==> trial 89: inputs <==
Design median, start of the top module:
module median
#(
    parameter MEM_DATA_WIDTH = 32,
    parameter LUT_ADDR_WIDTH = 10,  
    parameter MEM_ADDR_WIDTH = 10,  
    parameter PIXEL_DATA_WIDTH = 8,
    parameter IMG_WIDTH  = 320,
    parameter IMG_HEIGHT = 320
)(
    input clk,  
    input rst_n,  
    input [31:0] word0,
    input [31:0] word1,
    input [31:0] word2,
    output [PIXEL_DATA_WIDTH-1:0] pixel1,
    output [PIXEL_DATA_WIDTH-1:0] pixel2,
    output [PIXEL_DATA_WIDTH-1:0] pixel3,
    output [PIXEL_DATA_WIDTH-1:0] pixel4,
    output [LUT_ADDR_WIDTH-1:0] raddr_a,
    output [LUT_ADDR_WIDTH-1:0] raddr_b,
    output [LUT_ADDR_WIDTH-1:0] raddr_c,
    output [MEM_ADDR_WIDTH-1:0] waddr
);
    wire [PIXEL_DATA_WIDTH-1:0] x2_y1;
    wire [PIXEL_DATA_WIDTH-1:0] x2_y0;
    wire [PIXEL_DATA_WIDTH-1:0] x2_ym1;
    wire [PIXEL_DATA_WIDTH-1:0] x1_y1;
    wire [PIXEL_DATA_WIDTH-1:0] x1_y0;
    wire [PIXEL_DATA_WIDTH-1:0] x1_ym1;
    wire [PIXEL_DATA_WIDTH-1:0] x0_y1;
    wire [PIXEL_DATA_WIDTH-1:0] x0_y0;
    wire [PIXEL_DATA_WIDTH-1:0] x0_ym1;
    wire [PIXEL_DATA_WIDTH-1:0] xm1_y1;
    wire [PIXEL_DATA_WIDTH-1:0] xm1_y0;
    wire [PIXEL_DATA_WIDTH-1:0] xm1_ym1;
    assign x2_y1   = word0[PIXEL_DATA_WIDTH-1:0];
    assign x2_y0   = word1[PIXEL_DATA_WIDTH-1:0];
    assign x2_ym1  = word2[PIXEL_DATA_WIDTH-1:0];
    assign x1_y1   = word0[(PIXEL_DATA_WIDTH*2)-1:PIXEL_DATA_WIDTH];
    assign x1_y0   = word1[(PIXEL_DATA_WIDTH*2)-1:PIXEL_DATA_WIDTH];
    assign x1_ym1  = word2[(PIXEL_DATA_WIDTH*2)-1:PIXEL_DATA_WIDTH];
    assign x0_y1   = word0[(PIXEL_DATA_WIDTH*3)-1:(PIXEL_DATA_WIDTH*2)];
    assign x0_y0   = word1[(PIXEL_DATA_WIDTH*3)-1:(PIXEL_DATA_WIDTH*2)];
  ...
clock: 46.9 ns
lec_check: 0
abc_area: 0
cap_margin: 0
cell_pad_in_sites_global_placement: 3
core_aspect_ratio: 1.76
core_margin: 6
core_utilization: 45
cts_cluster_diameter: 89
cts_cluster_size: 72
gpl_routability_driven: 1
gpl_timing_driven: 0
max_routing_layer: met5
min_routing_layer: met2
place_density: 0.39
slew_margin: 15
run.sh (not shown) runs the stock make flow with config.mk's settings and CLKGATE_MAP_FILE=.
==> inputs of build 80, as changes to trial 89 <==
- ABC_AREA: 0 -> default
- CAP_MARGIN: 0 -> 20
- CELL_PAD_IN_SITES_GLOBAL_PLACEMENT: 3 -> default
- CORE_ASPECT_RATIO: 1.76 -> default
- CORE_MARGIN: 6 -> 2
- CORE_UTILIZATION: 45 -> 40
- CTS_CLUSTER_DIAMETER: 89 -> default
- CTS_CLUSTER_SIZE: 72 -> default
- GPL_ROUTABILITY_DRIVEN: 1 -> default
- GPL_TIMING_DRIVEN: 0 -> default
- MAX_ROUTING_LAYER: met5 -> default
- MIN_ROUTING_LAYER: met2 -> default
- PLACE_DENSITY: 0.39 -> default
- SLEW_MARGIN: 15 -> 20
==> flow/constraint.sdc (replaced) <==
create_clock -name core_clock -period 29.3 [get_ports {clk}]
set_input_delay 5.8600 -clock core_clock [delete_from_list [all_inputs] [get_ports {clk}]]
set_output_delay 5.8600 -clock core_clock [all_outputs]
set_load 0.01 [all_outputs]
==> inputs of build 36, as changes to trial 89 <==
- ABC_AREA: 0 -> 1
- CAP_MARGIN: 0 -> 25
- CORE_MARGIN: 6 -> 7
- CORE_UTILIZATION: 45 -> 20
- CTS_CLUSTER_SIZE: 72 -> 34
- MAX_ROUTING_LAYER: met5 -> met4
==> inputs of build 40, as changes to trial 89 <==
- ABC_AREA: 0 -> default
- CAP_MARGIN: 0 -> 20
- CELL_PAD_IN_SITES_GLOBAL_PLACEMENT: 3 -> default
- CORE_ASPECT_RATIO: 1.76 -> default
- CORE_MARGIN: 6 -> 2
- CORE_UTILIZATION: 45 -> 39
- CTS_CLUSTER_DIAMETER: 89 -> 184
- CTS_CLUSTER_SIZE: 72 -> 100
- GPL_ROUTABILITY_DRIVEN: 1 -> default
- GPL_TIMING_DRIVEN: 0 -> default
- MAX_ROUTING_LAYER: met5 -> default
- MIN_ROUTING_LAYER: met2 -> default
- PLACE_DENSITY: 0.39 -> default
- SLEW_MARGIN: 15 -> 20
==> flow/constraint.sdc (replaced) <==
create_clock -name core_clock -period 30.0 [get_ports {clk}]
set_input_delay 6.0000 -clock core_clock [delete_from_list [all_inputs] [get_ports {clk}]]
set_output_delay 6.0000 -clock core_clock [all_outputs]
set_load 0.01 [all_outputs]
==> comparison <==
Between build 40 and build 36, the lower critical path depth is in build 36 (gap 11). Register-to-register slack, highest first: build 36, build 40, build 80. Build 80 completed with no timing, DRC or antenna violations. Build 36 completed with no timing, DRC or antenna violations. Trial 89 did not get past global placement (3_3_place_gp) (GPL-0301). Build 40 ran to the end with no violations. Die area, lowest first: trial 89, build 80, build 40, build 36. The highest global-route usage belongs to build 36, the lowest to build 40. In build 36 the count of clock-buffer cells in the layout is higher than in build 80, by 4.
